## maple
## fpu16_top
module fpu16_top(
    input         aclk,
    input  [15:0] a,
    input  [15:0] b,
    input         a_valid,
    input         b_valid,
    output [15:0] add_result,
    output        add_valid,
    output [15:0] sub_result,
    output        sub_valid,
    output [15:0] mul_result,
    output        mul_valid,
    output [7:0]  cmp_result,
    output        cmp_valid
    );
    fpu_add_pipe u_add(
        .aclk(aclk),
        .s_axis_a_tdata(a), .s_axis_b_tdata(b),
        .s_axis_a_tvalid(a_valid), .s_axis_b_tvalid(b_valid),
        .m_axis_result_tdata(add_result), .m_axis_result_tvalid(add_valid));
    fpu_sub_pipe u_sub(
        .aclk(aclk),
        .s_axis_a_tdata(a), .s_axis_b_tdata(b),
        .s_axis_a_tvalid(a_valid), .s_axis_b_tvalid(b_valid),
        .m_axis_result_tdata(sub_result), .m_axis_result_tvalid(sub_valid));
    fpu_mul_pipe u_mul(
        .aclk(aclk),
        .s_axis_a_tdata(a), .s_axis_b_tdata(b),
        .s_axis_a_tvalid(a_valid), .s_axis_b_tvalid(b_valid),
        .m_axis_result_tdata(mul_result), .m_axis_result_tvalid(mul_valid));
    fpu_comp_large u_cmp(
        .aclk(aclk),
        .s_axis_a_tdata(a), .s_axis_b_tdata(b),
        .s_axis_a_tvalid(a_valid), .s_axis_b_tvalid(b_valid),
        .m_axis_result_tdata(cmp_result), .m_axis_result_tvalid(cmp_valid));
endmodule
==> flow/config.mk <==
export PLATFORM = sky130hd
export DESIGN_NAME = fpu16_top
export DESIGN_NICKNAME = fpu16_top
export VERILOG_FILES = /design/flow/design.v
export SDC_FILE = /design/flow/constraint.sdc
export NUM_CORES = 4
export LEC_CHECK = 0
export CAP_MARGIN = 20
export CELL_PAD_IN_SITES_GLOBAL_PLACEMENT = 2
export CORE_MARGIN = 2
export CORE_UTILIZATION = 72
export CTS_CLUSTER_DIAMETER = 65
export CTS_CLUSTER_SIZE = 52
export PLACE_DENSITY = 0.56
export SETUP_SLACK_MARGIN = 1.26
export SLEW_MARGIN = 20
==> flow/constraint.sdc <==
create_clock -name core_clock -period 4.43 [get_ports {aclk}]
set_input_delay 0.8860 -clock core_clock [delete_from_list [all_inputs] [get_ports {aclk}]]
set_output_delay 0.8860 -clock core_clock [all_outputs]
set_load 0.01 [all_outputs]
run.sh (not shown) runs the stock make flow with config.mk's settings and CLKGATE_MAP_FILE=.
maple did not make it past 3_1_place_gp_skip_io, where a tool error ended it.
## Diff of input files: onyx against maple
Settings: changing CTS_CLUSTER_SIZE from 52 to 45; removing CTS_CLUSTER_DIAMETER (formerly 65); removing PLACE_DENSITY (formerly 0.56); removing SETUP_SLACK_MARGIN (formerly 1.26); removing CELL_PAD_IN_SITES_GLOBAL_PLACEMENT (formerly 2); setting PLACE_DENSITY_LB_ADDON to 0.25 for the first time; changing the clock period (ns, I/O delays scaled along) from 4.43 to 7.55.
[summary]
- onyx did not run to completion, as it errored out during 5_1_grt.
- Post-synthesis mux area share came out exactly the same in onyx and maple.
- [compare] base=maple new=onyx: effective utilization at floorplan neither gained nor lost much; per-instance average area after synthesis was more or less identical.

---

fpu16_top again, from the RTL that the note above started with.
==> flow/config.mk <==
export PLATFORM = sky130hd
export DESIGN_NAME = fpu16_top
export DESIGN_NICKNAME = fpu16_top
export VERILOG_FILES = /design/flow/design.v
export SDC_FILE = /design/flow/constraint.sdc
export NUM_CORES = 4
export LEC_CHECK = 0
export CAP_MARGIN = 15
export CORE_ASPECT_RATIO = 0.5
export CORE_MARGIN = 2
export CORE_UTILIZATION = 70
export MAX_ROUTING_LAYER = met4
export PLACE_DENSITY = 0.64
export SETUP_SLACK_MARGIN = 1.17
export SLEW_MARGIN = 20
export TNS_END_PERCENT = 5
==> flow/constraint.sdc <==
create_clock -name core_clock -period 4.42 [get_ports {aclk}]
set_input_delay 0.8840 -clock core_clock [delete_from_list [all_inputs] [get_ports {aclk}]]
set_output_delay 0.8840 -clock core_clock [all_outputs]
set_load 0.01 [all_outputs]
The starting point never finished: it broke off in global routing on GRT-0232.
Then changed:
- CAP_MARGIN: 15 -> 20
- CORE_ASPECT_RATIO: 0.5 -> unset
- CORE_UTILIZATION: 70 -> 31
- MAX_ROUTING_LAYER: met4 -> unset
- PLACE_DENSITY: 0.64 -> unset
- SETUP_SLACK_MARGIN: 1.17 -> unset
- TNS_END_PERCENT: 5 -> unset
- clock period: 4.42 -> 7.96 ns (I/O delays scaled with it)
The new run completed with no timing, DRC or antenna violations.
Synthesized area does not change.
Synthesized cell count stays the same.
Die size is higher by well over a third.
Then changed:
- CORE_UTILIZATION: 31 -> 40
- clock period: 7.96 -> 8.0 ns (I/O delays scaled with it)
=>
- sequential power hardly moves
- routed wire length shrinks by 3.3%
- sequential share of layout area is about the same
- total power barely changes
- core utilization rose by 12 points
Then changed:
- CELL_PAD_IN_SITES_DETAIL_PLACEMENT: unset -> 2
- CELL_PAD_IN_SITES_GLOBAL_PLACEMENT: unset -> 1
- CORE_UTILIZATION: 40 -> 24
- CTS_CLUSTER_DIAMETER: unset -> 249
- MAX_ROUTING_LAYER: unset -> met4
- With this change the flow ran to the end with violations: negative setup slack
- total power goes up by about 7%
- combinational power goes up by about 12%
- count of clock-buffer cells in the layout goes down by 5
- register-to-register slack gets worse by 0.20 ns
- clock power goes up by about 3%
- setup slack gets worse by 0.23 ns
Then changed:
- CELL_PAD_IN_SITES_DETAIL_PLACEMENT: 2 -> unset
- CELL_PAD_IN_SITES_GLOBAL_PLACEMENT: 1 -> unset
- CORE_ASPECT_RATIO: unset -> 0.52
- CORE_UTILIZATION: 24 -> 40
- CTS_CLUSTER_DIAMETER: 249 -> unset
- GPL_ROUTABILITY_DRIVEN: unset -> 1
- HOLD_SLACK_MARGIN: unset -> 0.17
- MAX_ROUTING_LAYER: met4 -> unset
- SETUP_SLACK_MARGIN: unset -> -0.79
Outcome: The new run finished but failed the layout checks on negative setup slack. Routed wire length went down by 24%. Area after synthesis stays the same. Worst setup slack loses 0.46 ns.
Power and IR drop assume default switching activity.
